==> inputs of build 97 <==
==> flow/design.v <==
module uart_rx #(
    parameter CLOCKS_PER_PULSE = 4 ,  
              BITS_PER_WORD = 8,  
              W_OUT = 24  
) (
    input clk,rst_n,rx,
    output reg m_valid,
    output reg [W_OUT-1:0] m_data 
);
    localparam  IDLE    = 2'b00, 
                START   = 2'b01, 
                DATA    = 2'b10, 
                STOP    = 2'b11;
  	reg [1:0] state; 
    localparam NUM_WORDS = W_OUT / BITS_PER_WORD;
    reg[$clog2(CLOCKS_PER_PULSE)-1:0] c_clocks;
    reg[$clog2(BITS_PER_WORD)-1:0] c_bits;
    reg[$clog2(NUM_WORDS)-1:0] c_words;
    always @(posedge clk or negedge rst_n) begin
        if (!rst_n) begin
            {c_words,c_bits,c_clocks,m_valid,m_data} <= 1'b0;
            state <= IDLE;
        end else begin
            m_valid <= 0;
            case(state)
                IDLE: if(rx == 0)
                    state <= START;
                START: if(c_clocks == CLOCKS_PER_PULSE/2 - 1) begin
                        c_clocks <= 0;
                        state <= DATA;
                    end else begin
                        c_clocks <= c_clocks + 1;
                    end
              DATA:   if(c_clocks == CLOCKS_PER_PULSE-1)begin
                            c_clocks <= 0;
                            m_data <= {rx, m_data[W_OUT-1:1]};  
                            if(c_bits == BITS_PER_WORD-1) begin
                                c_bits <= 0;
                                state <= STOP;  
                                if(c_words == NUM_WORDS - 1) begin
                                    m_valid <= 1;  
                                    c_words <= 0;  
                                end else c_words <= c_words + 1;  
                            end else c_bits <= c_bits + 1;  
                        end else c_clocks <= c_clocks + 1;  
                STOP: if(c_clocks == CLOCKS_PER_PULSE - 1) begin
                        c_clocks <= 0;
                        state <= IDLE;  
                    end else c_clocks <= c_clocks + 1;
            endcase
        end
    end        
endmodule
module pwm_9ch #(
    parameter RESOLUTION = 16
)(
    input  wire                 clk,
    input  wire                 rst_n,
    input  wire [RESOLUTION-1:0] duty0,
    input  wire [RESOLUTION-1:0] duty1,
    input  wire [RESOLUTION-1:0] duty2,
    input  wire [RESOLUTION-1:0] duty3,
    input  wire [RESOLUTION-1:0] duty4,
    input  wire [RESOLUTION-1:0] duty5,
    input  wire [RESOLUTION-1:0] duty6,
    input  wire [RESOLUTION-1:0] duty7,
    input  wire [RESOLUTION-1:0] duty8,
    output reg  [8:0]           pwm_out
);
    reg [RESOLUTION-1:0] counter;
    always @(posedge clk or negedge rst_n) begin
        if (!rst_n)
            counter <= {RESOLUTION{1'b0}};
        else
            counter <= counter + 1;
    end
    always @(posedge clk or negedge rst_n) begin
        if (!rst_n) begin
            pwm_out <= 9'b0;
        end else begin
            pwm_out[0] <= (counter < duty0);
            pwm_out[1] <= (counter < duty1);
            pwm_out[2] <= (counter < duty2);
            pwm_out[3] <= (counter < duty3);
            pwm_out[4] <= (counter < duty4);
            pwm_out[5] <= (counter < duty5);
            pwm_out[6] <= (counter < duty6);
            pwm_out[7] <= (counter < duty7);
            pwm_out[8] <= (counter < duty8);
        end
    end
endmodule
module sev_seg_decorder(
    input [3:0] digit,
    output reg [6:0] seg
);
    always @(*)begin
        case(digit)
           4'd0: seg  = 7'b1000000;  
            4'd1: seg  = 7'b1111001;  
            4'd2: seg  = 7'b0100100;  
            4'd3: seg  = 7'b0110000;  
            4'd4: seg  = 7'b0011001;  
            4'd5: seg  = 7'b0010010;  
            4'd6: seg  = 7'b0000010;  
            4'd7: seg  = 7'b1111000;  
            4'd8: seg  = 7'b0000000;  
            4'd9: seg  = 7'b0010000;  
            4'd10: seg = 7'b0001000;  
            4'd11: seg = 7'b0000011;  
            4'd12: seg = 7'b1000110;  
            4'd13: seg = 7'b0100001;  
            4'd14: seg = 7'b0000110;  
            4'd15: seg = 7'b0001110;  
            default: seg = 7'b0111111;  
        endcase 
        end
endmodule
module uart_pwm_data_store #(
    parameter WIDTH = 16,
    parameter CHANNELS = 9
)(
    input  wire              clk,
    input  wire              rst_n,
    input  wire              rx_valid,
    input  wire [WIDTH-1:0]  rx_data,
    output reg  [3:0]        pkt_count,
    output reg [WIDTH-1:0] duty0,
    output reg [WIDTH-1:0] duty1,
    output reg [WIDTH-1:0] duty2,
    output reg [WIDTH-1:0] duty3,
    output reg [WIDTH-1:0] duty4,
    output reg [WIDTH-1:0] duty5,
    output reg [WIDTH-1:0] duty6,
    output reg [WIDTH-1:0] duty7,
    output reg [WIDTH-1:0] duty8
);
    reg [WIDTH-1:0] duty_reg [0:CHANNELS-1];
    integer k;
    always @(posedge clk or negedge rst_n) begin
        if (!rst_n) begin
            pkt_count <= 4'd0;
            for (k = 0; k < CHANNELS; k = k + 1)
                duty_reg[k] <= {WIDTH{1'b0}};
            duty0 <= 0; duty1 <= 0; duty2 <= 0;
            duty3 <= 0; duty4 <= 0; duty5 <= 0;
            duty6 <= 0; duty7 <= 0; duty8 <= 0;
        end else if (rx_valid) begin
            duty_reg[pkt_count] <= rx_data;
            duty0 <= duty_reg[0];
            duty1 <= duty_reg[1];
            duty2 <= duty_reg[2];
            duty3 <= duty_reg[3];
            duty4 <= duty_reg[4];
            duty5 <= duty_reg[5];
            duty6 <= duty_reg[6];
            duty7 <= duty_reg[7];
            duty8 <= duty_reg[8];
            if (pkt_count == CHANNELS-1)
                pkt_count <= 4'd0;
            else
                pkt_count <= pkt_count + 1;
        end
    end
endmodule
module uart_pwm_top (
    input  wire        clk,         
    input  wire        rst_n,       
    input  wire        uart_rx,     
    output wire [8:0]  pwm_out,     
    output wire [6:0] seg0,
    output wire [6:0] seg1,
    output wire [6:0] seg2,
    output wire [6:0] seg3,
    output wire [3:0] pkt_count
);
    wire        rx_valid;
    wire [15:0] rx_data;
    uart_rx #(.CLOCKS_PER_PULSE(434),  
              .BITS_PER_WORD(8), 
              .W_OUT(16) 
    ) uart_rx_inst (
        .clk(clk),
        .rst_n(rst_n),
        .rx(uart_rx),
        .m_data(rx_data),
        .m_valid(rx_valid)
    );
    wire [15:0] duty0, duty1, duty2, duty3, duty4, duty5, duty6, duty7, duty8;
    uart_pwm_data_store #(
        .WIDTH(16),
        .CHANNELS(9)
    ) data_store_inst (
        .clk(clk),
        .rst_n(rst_n),
        .rx_valid(rx_valid),
        .rx_data(rx_data),
        .pkt_count(pkt_count),
        .duty0(duty0), .duty1(duty1), .duty2(duty2),
        .duty3(duty3), .duty4(duty4), .duty5(duty5),
        .duty6(duty6), .duty7(duty7), .duty8(duty8)
    );
    pwm_9ch #(
        .RESOLUTION(16)
    ) pwm_inst (
        .clk(clk),
        .rst_n(rst_n),
        .duty0(duty0),
        .duty1(duty1),
        .duty2(duty2),
        .duty3(duty3),
        .duty4(duty4),
        .duty5(duty5),
        .duty6(duty6),
        .duty7(duty7),
        .duty8(duty8),
        .pwm_out(pwm_out)
    );
    wire [3:0] digit0 = rx_data[3:0];     
    wire [3:0] digit1 = rx_data[7:4];
    wire [3:0] digit2 = rx_data[11:8];
    wire [3:0] digit3 = rx_data[15:12];   
    sev_seg_decorder seg_inst0 (.digit(digit0), .seg(seg0));
    sev_seg_decorder seg_inst1 (.digit(digit1), .seg(seg1));
    sev_seg_decorder seg_inst2 (.digit(digit2), .seg(seg2));
    sev_seg_decorder seg_inst3 (.digit(digit3), .seg(seg3));
endmodule
==> flow/run.sh <==
#!/bin/bash
# the make line also repeats each setting of config.mk as NAME=value (left out here)
make -C /OpenROAD-flow-scripts/flow DESIGN_CONFIG=/design/flow/config.mk WORK_HOME=/design/flow/orfs CLKGATE_MAP_FILE= finish
==> flow/config.mk <==
export PLATFORM = sky130hd
export DESIGN_NAME = uart_pwm_top
export DESIGN_NICKNAME = uart_pwm_top
export VERILOG_FILES = /design/flow/design.v
export SDC_FILE = /design/flow/constraint.sdc
export NUM_CORES = 4
export LEC_CHECK = 0
export CAP_MARGIN = 15
export CORE_ASPECT_RATIO = 0.66
export CORE_MARGIN = 3
export CORE_UTILIZATION = 40
export CTS_CLUSTER_DIAMETER = 173
export CTS_CLUSTER_SIZE = 29
export GPL_ROUTABILITY_DRIVEN = 1
export MAX_ROUTING_LAYER = met4
export PLACE_DENSITY_LB_ADDON = 0.12
export SETUP_SLACK_MARGIN = -0.53
export SLEW_MARGIN = 20
export TNS_END_PERCENT = 10
==> flow/constraint.sdc <==
create_clock -name core_clock -period 20.0 [get_ports {clk}]
set_input_delay 4.0000 -clock core_clock [delete_from_list [all_inputs] [get_ports {clk}]]
set_output_delay 4.0000 -clock core_clock [all_outputs]
set_load 0.01 [all_outputs]
==> inputs of build 29, as changes to build 97 <==
==> flow/config.mk (replaced) <==
export PLATFORM = sky130hd
export DESIGN_NAME = uart_pwm_top
export DESIGN_NICKNAME = uart_pwm_top
export VERILOG_FILES = /design/flow/design.v
export SDC_FILE = /design/flow/constraint.sdc
export NUM_CORES = 4
export LEC_CHECK = 0
export ABC_AREA = 1
export CAP_MARGIN = 20
export CORE_MARGIN = 2
export CORE_UTILIZATION = 72
export CTS_CLUSTER_DIAMETER = 308
export CTS_CLUSTER_SIZE = 10
export PLACE_DENSITY_LB_ADDON = 0.12
export SETUP_SLACK_MARGIN = 1.13
export SLEW_MARGIN = 20
==> flow/constraint.sdc (replaced) <==
create_clock -name core_clock -period 3.79 [get_ports {clk}]
set_input_delay 0.7580 -clock core_clock [delete_from_list [all_inputs] [get_ports {clk}]]
set_output_delay 0.7580 -clock core_clock [all_outputs]
set_load 0.01 [all_outputs]
==> inputs of trial 92, as changes to build 97 <==
==> flow/config.mk (replaced) <==
export PLATFORM = sky130hd
export DESIGN_NAME = uart_pwm_top
export DESIGN_NICKNAME = uart_pwm_top
export VERILOG_FILES = /design/flow/design.v
export SDC_FILE = /design/flow/constraint.sdc
export NUM_CORES = 4
export LEC_CHECK = 0
export CAP_MARGIN = 20
export CORE_MARGIN = 2
export CORE_UTILIZATION = 65
export MAX_ROUTING_LAYER = met4
export SETUP_SLACK_MARGIN = 4.46
export SLEW_MARGIN = 20
export TNS_END_PERCENT = 5
==> flow/constraint.sdc (replaced) <==
create_clock -name core_clock -period 18.0 [get_ports {clk}]
set_input_delay 3.6000 -clock core_clock [delete_from_list [all_inputs] [get_ports {clk}]]
set_output_delay 3.6000 -clock core_clock [all_outputs]
set_load 0.01 [all_outputs]
==> inputs of build 8, as changes to build 97 <==
==> flow/config.mk (replaced) <==
export PLATFORM = sky130hd
export DESIGN_NAME = uart_pwm_top
export DESIGN_NICKNAME = uart_pwm_top
export VERILOG_FILES = /design/flow/design.v
export SDC_FILE = /design/flow/constraint.sdc
export NUM_CORES = 4
export LEC_CHECK = 0
export CAP_MARGIN = 0
export CORE_MARGIN = 2
export CORE_UTILIZATION = 65
export CTS_CLUSTER_DIAMETER = 29
export MAX_ROUTING_LAYER = met4
export SETUP_SLACK_MARGIN = 4.46
export SLEW_MARGIN = 20
export TNS_END_PERCENT = 5
==> flow/constraint.sdc (replaced) <==
create_clock -name core_clock -period 18.0 [get_ports {clk}]
set_input_delay 3.6000 -clock core_clock [delete_from_list [all_inputs] [get_ports {clk}]]
set_output_delay 3.6000 -clock core_clock [all_outputs]
set_load 0.01 [all_outputs]
==> comparison <==
- Critical path depth is the same in build 29 and build 97.
- The lowest count of clock-buffer cells in the layout belongs to build 97, the highest to build 8.
- Register-to-register slack, highest first: build 97, build 8, trial 92, build 29.
- Between trial 92 and build 97, the lower worst setup slack is in trial 92 (gap 1700 ps).
